==> flow/design.v (excerpt) <==
module bicubic(clk, rst, act, in, out_0, out_1, out_2, out_3);
export LEC_CHECK = 0
export ABC_AREA = 1
export CAP_MARGIN = 10
export CORE_MARGIN = 2
export CORE_UTILIZATION = 72
export CTS_CLUSTER_SIZE = 74
export SLEW_MARGIN = 20
create_clock -name core_clock -period 4.59 [get_ports {clk}]
run.sh (not shown) runs the stock make flow with config.mk's settings and CLKGATE_MAP_FILE=.
The first run never finished: it broke off in global routing (5_1_grt) on GRT-0232.
Next try:
Settings changed: ABC_AREA 1 to unset, CAP_MARGIN 10 to 20, CORE_UTILIZATION 72 to 40, CTS_CLUSTER_SIZE 74 to unset.
Clock period 4.59 ns to 5.4 ns, I/O delays scaled along.
With this change the flow completed, yet does not pass: negative setup slack.
Synthesized cell count goes down by 17%.
Die area climbs by 71%.
Area after synthesis decreases by 4.1%.
Next try:
Settings changed: CAP_MARGIN 20 to 10, CORE_UTILIZATION 40 to 72.
Clock period 5.4 ns to 5.31 ns, I/O delays scaled along.
After rerunning: The changed run reached the layout checks and failed them: negative setup slack; core utilization goes up by 38 points; via count goes up by a little under a tenth; non-clock buffer count goes down by 3.
Next try:
Settings changed: ABC_AREA set to 1, CAP_MARGIN 10 to 20, PLACE_DENSITY set to 0.38, TNS_END_PERCENT set to 5.
Clock period 5.31 ns to 4.37 ns, I/O delays scaled along.
Result: With this change the flow stopped in global routing (5_1_grt); die size rises by 4.2%; synthesized area climbs by 4.2%; synthesized cell count is higher by 20%.
Next try:
Settings changed: ABC_AREA 1 to unset, CORE_UTILIZATION 72 to 59, PLACE_DENSITY 0.38 to unset, TNS_END_PERCENT 5 to unset.
Clock period 4.37 ns to 7.29 ns, I/O delays scaled along.
=>
- The changed run finished with timing, DRC and antenna clean
- die area went up by about 17%
- area after synthesis went down by 4.1%
- synthesized cell count went down by 17%
Next try:
Settings changed: CORE_UTILIZATION 59 to 40.
Clock period 7.29 ns to 10.0 ns, I/O delays scaled along.
Synthesized area stays the same.
Utilization shrinks by 21 points.
Count of clock-buffer cells in the layout goes down by 3.
Worst hold slack gets worse by 0.0038 ns.
Critical path depth is higher by 2.
Wire length rises by about 1.2%.
Final cell count goes up by 8.4%.
Die size is higher by 47%.
Setup slack improved by 2.3 ns.

Setup of xenon:
Starting RTL as in the previous note.
export LEC_CHECK = 0
export ABC_AREA = 1
export CAP_MARGIN = 5
export CORE_MARGIN = 2
export CORE_UTILIZATION = 72
export CTS_CLUSTER_DIAMETER = 201
export CTS_CLUSTER_SIZE = 72
export SETUP_SLACK_MARGIN = 1.29
export SLEW_MARGIN = 20
create_clock -name core_clock -period 4.39 [get_ports {clk}]
xenon did not run to completion, as it errored out during 5_1_grt.
The following lists how willow was set up differently from xenon:
Settings: an added PLACE_DENSITY of 0.38; a change of CAP_MARGIN from 5 to 20; an added TNS_END_PERCENT of 5; a change of SETUP_SLACK_MARGIN from 1.29 to 0.98; a deleted CTS_CLUSTER_DIAMETER that had been 201; a deleted CTS_CLUSTER_SIZE that had been 72; a change of the clock period (ns, I/O delays scaled along) from 4.39 to 5.28.
==> comparison <==
willow completed end to end with timing, DRC and antenna clean.
FAIL xenon @ 5_1_grt: tool exited with error
xenon has a higher number of buffers added for setup after CTS than willow.
willow has H-tree depth reported by CTS above what xenon had.
From xenon to willow, total die size did not move at all.
In willow, number of buffers created by CTS is higher than in xenon.
Die boundary height: willow vs xenon identical
Delta (willow minus xenon): total instance count after detailed placement moved down; cell area reported after detailed placement moved down; worst setup slack after placement moved up.
Share of flip-flops with an asynchronous set or reset after synthesis: xenon vs willow — no meaningful difference

## run A
Starting RTL as in the previous note.
Settings: LEC_CHECK=0, CAP_MARGIN=20, CELL_PAD_IN_SITES_DETAIL_PLACEMENT=1, CELL_PAD_IN_SITES_GLOBAL_PLACEMENT=2, CORE_ASPECT_RATIO=0.72, CORE_MARGIN=2, CORE_UTILIZATION=40, CTS_CLUSTER_SIZE=80, MAX_ROUTING_LAYER=met4, SETUP_SLACK_MARGIN=3.26, SLEW_MARGIN=20, TNS_END_PERCENT=15; clock period 11.9 ns.
Run A finished end to end and its layout was clean on timing, DRC and antenna.
Setup changes, run A to run B
Settings: CTS_CLUSTER_SIZE: 80 -> 42; CELL_PAD_IN_SITES_DETAIL_PLACEMENT: 1 -> 0; CORE_UTILIZATION: 40 -> 72; CELL_PAD_IN_SITES_GLOBAL_PLACEMENT: 2 -> 0; the clock period (ns, I/O delays scaled along): 11.9 -> 10.2.
Notes after the runs:
The cell area after layout of run B falls short of that of run A by about 2.5%. From run A to run B the numbers moved as follows: worst hold-check slack dropped 0.031 ns; starting density of the core grew by 32 points. Run A ended up with y3.temp_1[20]$_DFF_P_ as its end of the critical path; run B ended up with out_2[7].
Here is what was changed in the inputs of run C compared with run B.
Settings: swapping 42 for 80 in CTS_CLUSTER_SIZE; swapping 3.26 for -0.05 in SETUP_SLACK_MARGIN; putting PLACE_DENSITY_LB_ADDON at 0.02 where nothing was set; putting ABC_AREA at 1 where nothing was set; swapping 10.2 for 5.19 in the clock period (ns, I/O delays scaled along).
Findings:
- Ran to the end and failed final checks on setup timing: run C.
- Looking only at number of buffers and inverters on the critical path, and setting everything else aside, the lower value of run B and run C goes to run B.
- Per the comparison of run C with run B, sequential fraction of total cell area fell by 3.1 points, cell count in the Yosys report rose 898, placed instance area now larger, count of plain and timing-repair buffers shows an increase of 280.
- met1 as the busiest layer in global routing was reported by run B, and met2 by run C.
- Looking at critical path start-end classification, the flop to flop result is from run C; the flop to primary output one comes from run B.
- Run C vs. run B: number of stages on the worst setup path picked up an extra 8; chip height grew by 2.1%.
## Diff of input files: run D against run C
Settings: CELL_PAD_IN_SITES_GLOBAL_PLACEMENT no longer set, was 0; PLACE_DENSITY_LB_ADDON no longer set, was 0.02; TNS_END_PERCENT no longer set, was 15; MAX_ROUTING_LAYER no longer set, was met4; SETUP_SLACK_MARGIN no longer set, was -0.05; PLACE_DENSITY now 0.38, previously not set; CELL_PAD_IN_SITES_DETAIL_PLACEMENT no longer set, was 0; CORE_ASPECT_RATIO no longer set, was 0.72; CTS_CLUSTER_SIZE now 100, was 80; the clock period (ns, I/O delays scaled along) now 4.26, was 5.19.
[summary]
- Run D | ERROR | global routing
- Compared with run C, in run D cell area after synthesis has remained practically unchanged, TritonCTS buffer count has increased.
- Pre-CTS setup slack was higher in the run labelled run C.
- Run D ended with more number of gates given a new drive strength after cts than run C.
- Compared with run C, run D shows a lower width of the die.
- Run D against run C: cell area after placement climbed 4400 sq um; height of the chip went up by 41 um.

bicubic again, from the RTL that the note above started with.
make LEC_CHECK=0 ABC_AREA=1 CAP_MARGIN=20 CELL_PAD_IN_SITES_DETAIL_PLACEMENT=0 CELL_PAD_IN_SITES_GLOBAL_PLACEMENT=0 CORE_ASPECT_RATIO=0.72 CORE_MARGIN=2 CORE_UTILIZATION=72 CTS_CLUSTER_SIZE=80 GPL_ROUTABILITY_DRIVEN=0 MAX_ROUTING_LAYER=met4 PLACE_DENSITY_LB_ADDON=0.02 SETUP_SLACK_MARGIN=-0.05 SLEW_MARGIN=20 TNS_END_PERCENT=80 finish   # period 4.94 ns
The baseline ran to the end with violations: negative setup slack.
Rerun with:
- ABC_AREA: 1 -> not set
- CORE_UTILIZATION: 72 -> 69
- CTS_CLUSTER_SIZE: 80 -> 40
- GPL_ROUTABILITY_DRIVEN: 0 -> not set
- PLACE_DENSITY_LB_ADDON: 0.02 -> not set
- SETUP_SLACK_MARGIN: -0.05 -> 3.26
- TNS_END_PERCENT: 80 -> 15
- clock period: 4.94 -> 10.2 ns (I/O delays scaled with it)
With this change the flow ran to the end with no violations.
Register-to-register slack is better by 3.7 ns.
Die area is about the same.
Core utilization came out lower by 11 points.
Design area came out lower by 12%.
Global-route usage came out lower by 8.4 points.
Critical path depth came out lower by 8.
Count of clock-buffer cells in the layout is unchanged.
Sequential share of layout area came out higher by 4.7 points.
Rerun with:
- CELL_PAD_IN_SITES_DETAIL_PLACEMENT: 0 -> not set
- CELL_PAD_IN_SITES_GLOBAL_PLACEMENT: 0 -> not set
- CORE_ASPECT_RATIO: 0.72 -> not set
- CORE_UTILIZATION: 69 -> 40
- CTS_CLUSTER_SIZE: 40 -> not set
- MAX_ROUTING_LAYER: met4 -> not set
- SETUP_SLACK_MARGIN: 3.26 -> not set
- TNS_END_PERCENT: 15 -> not set
- clock period: 10.2 -> 7.29 ns (I/O delays scaled with it)
Outcome: The changed run went through all stages and came out clean. Core utilization is lower by 31 points. Clock skew is higher by 0.032 ns. Design area is higher by 2.5%. Wire length is about the same. Setup slack loses 2.7 ns. Global-route usage is lower by 16 points. Non-clock buffer count is higher by 7. Worst hold slack is about the same.
Rerun with:
- ABC_AREA: not set -> 1
- CORE_UTILIZATION: 40 -> 72
- CTS_CLUSTER_SIZE: not set -> 10
- PLACE_DENSITY: not set -> 0.38
- SETUP_SLACK_MARGIN: not set -> 0.98
- TNS_END_PERCENT: not set -> 5
- clock period: 7.29 -> 4.21 ns (I/O delays scaled with it)
- With this change the flow failed in global routing
- synthesized area came out higher by a few percent
- die size came out lower by well over a third
- synthesized cell count came out higher by about a fifth
Rerun with:
- CTS_CLUSTER_DIAMETER: not set -> 395
- CTS_CLUSTER_SIZE: 10 -> not set
- PLACE_DENSITY: 0.38 -> not set
- SETUP_SLACK_MARGIN: 0.98 -> not set
- TNS_END_PERCENT: 5 -> not set
- clock period: 4.21 -> 2.58 ns (I/O delays scaled with it)
The new run ended with an error in clock tree synthesis with DPL-0038.
Synthesized cell count does not change.
Area after synthesis is unchanged.
Die area stays the same.
